==> flow/design.v (excerpt) <==
module pit(
	input               clk,
	input               rst_n,
	output              irq,
	input       [2:0]   io_address,
	input               io_read,
	output reg  [7:0]   io_readdata,
	input               io_write,
	input       [7:0]   io_writedata,
	output              speaker_out,
	input      [27:0]   clock_rate
);
reg [27:0] clk_rate;
always @(posedge clk) clk_rate <= clock_rate;
reg ce_system_counter;
reg [27:0] sum;
always @(posedge clk) begin : system_counter
	reg [27:0] sum_next;
	sum_next = sum + 28'd2386362;  
	ce_system_counter <= 1'b0;
	if(rst_n == 1'b0) sum <= 28'd0;
	else if(sum_next >= clk_rate) begin
		sum <= sum_next - clk_rate;
		ce_system_counter <= 1'b1;
	end
	else sum <= sum_next;
end
reg system_clock;
always @(posedge clk) begin
    if(rst_n == 1'b0)           system_clock <= 1'b0;
    else if(ce_system_counter)  system_clock <= ~system_clock;
end
always @(posedge clk) if(io_read) io_readdata <=
    (io_read && io_address == 0) ? counter_0_readdata :
    (io_read && io_address == 1) ? counter_1_readdata :
    (io_read && io_address == 2) ? counter_2_readdata :
    (io_read && io_address[2])   ? { 2'b0, spk_out, counter_1_toggle, 2'b0, speaker_enable, speaker_gate } :
                                     8'd0;  
reg [5:0] counter_1_cnt;
always @(posedge clk) begin
    if(rst_n == 1'b0)                                       counter_1_cnt <= 6'd0;
    else if(ce_system_counter && counter_1_cnt == 6'd35)    counter_1_cnt <= 6'd0;
    else if(ce_system_counter)                              counter_1_cnt <= counter_1_cnt + 6'd1;
end
reg counter_1_toggle;
always @(posedge clk) begin
    if(rst_n == 1'b0)                                       counter_1_toggle <= 1'b0;
    else if(ce_system_counter && counter_1_cnt == 6'd35)    counter_1_toggle <= ~(counter_1_toggle);
end
reg speaker_gate;
always @(posedge clk) begin
    if(rst_n == 1'b0)                  speaker_gate <= 1'b0;
    else if(io_write && io_address[2]) speaker_gate <= io_writedata[0];
end
reg speaker_enable;
always @(posedge clk) begin
    if(rst_n == 1'b0)                  speaker_enable <= 1'b0;
  ...
Settings: LEC_CHECK=0, ABC_AREA=1, CAP_MARGIN=20, CORE_MARGIN=2, CORE_UTILIZATION=72, CTS_CLUSTER_DIAMETER=393, CTS_CLUSTER_SIZE=10, HOLD_SLACK_MARGIN=0.23, PLACE_DENSITY=0.4, SETUP_SLACK_MARGIN=0.83, SLEW_MARGIN=20, TNS_END_PERCENT=5; clock period 3.62 ns.
run.sh (not shown) runs the stock make flow with config.mk's settings and CLKGATE_MAP_FILE=.
The first run produced a layout that fails on negative setup slack.
Change:
- ABC_AREA: 1 -> not set
- CORE_UTILIZATION: 72 -> 40
- CTS_CLUSTER_DIAMETER: 393 -> not set
- CTS_CLUSTER_SIZE: 10 -> not set
- HOLD_SLACK_MARGIN: 0.23 -> not set
- PLACE_DENSITY: 0.4 -> not set
- SETUP_SLACK_MARGIN: 0.83 -> not set
- TNS_END_PERCENT: 5 -> not set
- clock period: 3.62 -> 10.0 ns (I/O delays scaled with it)
The changed run finished clean.
Flip-flop count does not change.
Clock power went down by 61%.
Sequential power shrinks by 64%.
Register-to-register slack gets better by 4.8 ns.
Setup slack improved by 4.8 ns.
Wire length shrinks by 11%.
Cell count shrinks by 5.2%.
Change:
- CORE_UTILIZATION: 40 -> 41
- clock period: 10.0 -> 5.47 ns (I/O delays scaled with it)
Outcome: The changed run passed the timing, design-rule and antenna checks; first-iteration DRC count rose by 7.1%; non-clock buffer count decreases by 2; register-to-register slack gets worse by 4.0 ns; clock power rose by 100%; synthesized cell count stays the same; combinational power went up by 83%; cell count came out lower by 1.8%; sequential share of layout area drops by 0.10 points; via count hardly moves.
Change:
- ABC_AREA: not set -> 1
- CORE_UTILIZATION: 41 -> 60
- CTS_CLUSTER_SIZE: not set -> 96
- clock period: 5.47 -> 6.05 ns (I/O delays scaled with it)
- power is lower by 11%
- count of clock-buffer cells in the layout is unchanged
- final cell count goes up by 8.1%
- clock power went down by 17%
- worst setup slack is better by 0.91 ns
- global-route usage grows by 9.7 points
- via count climbs by 8.3%
- sequential share of layout area grows by 0.29 points
- final area went down by 0.87%
- non-clock buffer count falls by 15
Change:
- ABC_AREA: 1 -> not set
- CORE_UTILIZATION: 60 -> 40
- CTS_CLUSTER_SIZE: 96 -> not set
- SETUP_SLACK_MARGIN: not set -> 0.68
- clock period: 6.05 -> 5.47 ns (I/O delays scaled with it)
Result: Total power is higher by roughly a tenth; design area is higher slightly; sequential power rises by roughly a tenth; worst setup slack got worse by 0.51 ns; register-to-register slack loses 0.51 ns; hold slack is better by 0.0041 ns; area after synthesis goes down slightly; clock skew rose by 0.011 ns; clock power grows by about a fifth; utilization falls by 22 points.


Starting RTL as in the previous note.
## pit
module pit(
	input               clk,
	input               rst_n,
	output              irq,
	input       [2:0]   io_address,
	input               io_read,
	output reg  [7:0]   io_readdata,
	input               io_write,
	input       [7:0]   io_writedata,
	output              speaker_out,
	input      [27:0]   clock_rate
);
reg [27:0] clk_rate;
always @(posedge clk) clk_rate <= clock_rate;
reg ce_system_counter;
reg [27:0] sum;
always @(posedge clk) begin : system_counter
	reg [27:0] sum_next;
	sum_next = sum + 28'd2386362;  
	ce_system_counter <= 1'b0;
	if(rst_n == 1'b0) sum <= 28'd0;
	else if(sum_next >= clk_rate) begin
		sum <= sum_next - clk_rate;
		ce_system_counter <= 1'b1;
	end
	else sum <= sum_next;
end
reg system_clock;
always @(posedge clk) begin
    if(rst_n == 1'b0)           system_clock <= 1'b0;
    else if(ce_system_counter)  system_clock <= ~system_clock;
end
always @(posedge clk) if(io_read) io_readdata <=
    (io_read && io_address == 0) ? counter_0_readdata :
    (io_read && io_address == 1) ? counter_1_readdata :
    (io_read && io_address == 2) ? counter_2_readdata :
    (io_read && io_address[2])   ? { 2'b0, spk_out, counter_1_toggle, 2'b0, speaker_enable, speaker_gate } :
                                     8'd0;  
reg [5:0] counter_1_cnt;
always @(posedge clk) begin
  ...
make LEC_CHECK=0 ABC_AREA=1 CAP_MARGIN=15 CELL_PAD_IN_SITES_DETAIL_PLACEMENT=1 CORE_ASPECT_RATIO=0.63 CORE_MARGIN=5 CORE_UTILIZATION=64 CTS_CLUSTER_DIAMETER=359 GPL_ROUTABILITY_DRIVEN=0 HOLD_SLACK_MARGIN=0.19 MIN_ROUTING_LAYER=met1 PLACE_DENSITY_LB_ADDON=0.29 SETUP_SLACK_MARGIN=2.04 SLEW_MARGIN=5 finish   # period 6.96 ns
The baseline stopped in detailed placement (3_5_place_dp).
Change:
ABC_AREA = not set   (was 1)
CELL_PAD_IN_SITES_DETAIL_PLACEMENT = not set   (was 1)
CORE_ASPECT_RATIO = not set   (was 0.63)
CORE_MARGIN = 2   (was 5)
CORE_UTILIZATION = 72   (was 64)
CTS_CLUSTER_DIAMETER = not set   (was 359)
GPL_ROUTABILITY_DRIVEN = not set   (was 0)
HOLD_SLACK_MARGIN = not set   (was 0.19)
MIN_ROUTING_LAYER = not set   (was met1)
PLACE_DENSITY = 0.67   (was not set)
PLACE_DENSITY_LB_ADDON = not set   (was 0.29)
SETUP_SLACK_MARGIN = -0.61   (was 2.04)
SLEW_MARGIN = 20   (was 5)
clock period = 7.88 ns   (was 6.96 ns; I/O delays follow)
Result: Now the flow finished clean; area after synthesis drops by 0.42%; die area drops by 17%; synthesized cell count drops by 13%.


Starting RTL as in the previous note.
make LEC_CHECK=0 CAP_MARGIN=20 CORE_ASPECT_RATIO=1.43 CORE_MARGIN=3 CORE_UTILIZATION=72 GPL_ROUTABILITY_DRIVEN=0 MIN_ROUTING_LAYER=met1 PLACE_DENSITY_LB_ADDON=0.05 SETUP_SLACK_MARGIN=0.4 SLEW_MARGIN=20 finish   # period 4.23 ns
Rerun with:
- CORE_ASPECT_RATIO: 1.43 -> not set
- CORE_MARGIN: 3 -> 2
- CORE_UTILIZATION: 72 -> 18
- GPL_ROUTABILITY_DRIVEN: 0 -> not set
- MIN_ROUTING_LAYER: met1 -> not set
- PLACE_DENSITY_LB_ADDON: 0.05 -> not set
- SETUP_SLACK_MARGIN: 0.4 -> not set
- clock period: 4.23 -> 11.3 ns (I/O delays scaled with it)
The new run went through all stages and came out clean.
Non-clock buffer count is lower by 39.
Register-to-register slack gets better by 5.7 ns.
Area after synthesis is unchanged.
Worst hold slack is worse by 0.018 ns.
First-iteration DRC count falls by 37%.
Rerun with:
- CORE_UTILIZATION: 18 -> 50
- SETUP_SLACK_MARGIN: not set -> 1.08
- clock period: 11.3 -> 4.26 ns (I/O delays scaled with it)
Setup slack got worse by 5.6 ns.
Core utilization grows by 38 points.
Power grows to 2.8 times its value.
Critical path depth shrinks by 3.
Via count climbs by about 5%.
Global-route usage climbs by 18 points.
Final area climbs by about 0.34%.


pit again, from the RTL that the note above started with.
make LEC_CHECK=0 ABC_AREA=1 CAP_MARGIN=20 CORE_MARGIN=2 CORE_UTILIZATION=72 PLACE_DENSITY=0.4 SETUP_SLACK_MARGIN=1.07 SLEW_MARGIN=20 TNS_END_PERCENT=5 finish   # period 3.62 ns
The first run finished but failed the layout checks on setup timing.
Edit:
ABC_AREA = unset   (was 1)
CORE_UTILIZATION = 51   (was 72)
PLACE_DENSITY = unset   (was 0.4)
SETUP_SLACK_MARGIN = unset   (was 1.07)
TNS_END_PERCENT = unset   (was 5)
clock period = 6.05 ns   (was 3.62 ns; I/O delays follow)
Result: Now the flow ran to the end with no violations; critical path depth goes down by 3; wire length fell by 13%; count of clock-buffer cells in the layout came out higher by 6; total power decreases by 46%; setup slack gains 1.1 ns; sequential cell count does not change; hold slack is better by 0.0044 ns; design area decreases by 6.5%; clock power drops by 37%; final cell count decreases by 10%; via count goes down by 16%.
Edit:
CORE_UTILIZATION = 72   (was 51)
PLACE_DENSITY = 0.35   (was unset)
SETUP_SLACK_MARGIN = 2.44   (was unset)
clock period = 9.45 ns   (was 6.05 ns; I/O delays follow)
After rerunning: The new run completed with no timing, DRC or antenna violations. Combinational power went down by a quarter to a third. Critical path depth went up by 1. Count of clock-buffer cells in the layout went down by 10. Clock power went down by well over a third. Worst hold slack improved by 0.013 ns. Worst setup slack improved by 3.6 ns. Synthesized area stays the same. Die size went down by a quarter to a third. Register-to-register slack improved by 3.6 ns.
Edit:
CORE_UTILIZATION = 65   (was 72)
PLACE_DENSITY = unset   (was 0.35)
SETUP_SLACK_MARGIN = unset   (was 2.44)
clock period = 5.12 ns   (was 9.45 ns; I/O delays follow)
Die size went up by 10%.
Non-clock buffer count climbs by 8.
Register-to-register slack is worse by 3.9 ns.
Setup slack is worse by 3.9 ns.
Edit:
CORE_UTILIZATION = 40   (was 65)
clock period = 5.47 ns   (was 5.12 ns; I/O delays follow)
Effect:
- sequential share of layout area falls by 0.51 points
- via count falls by 2.3%
- area after synthesis stays the same
Power and IR drop assume default switching activity.
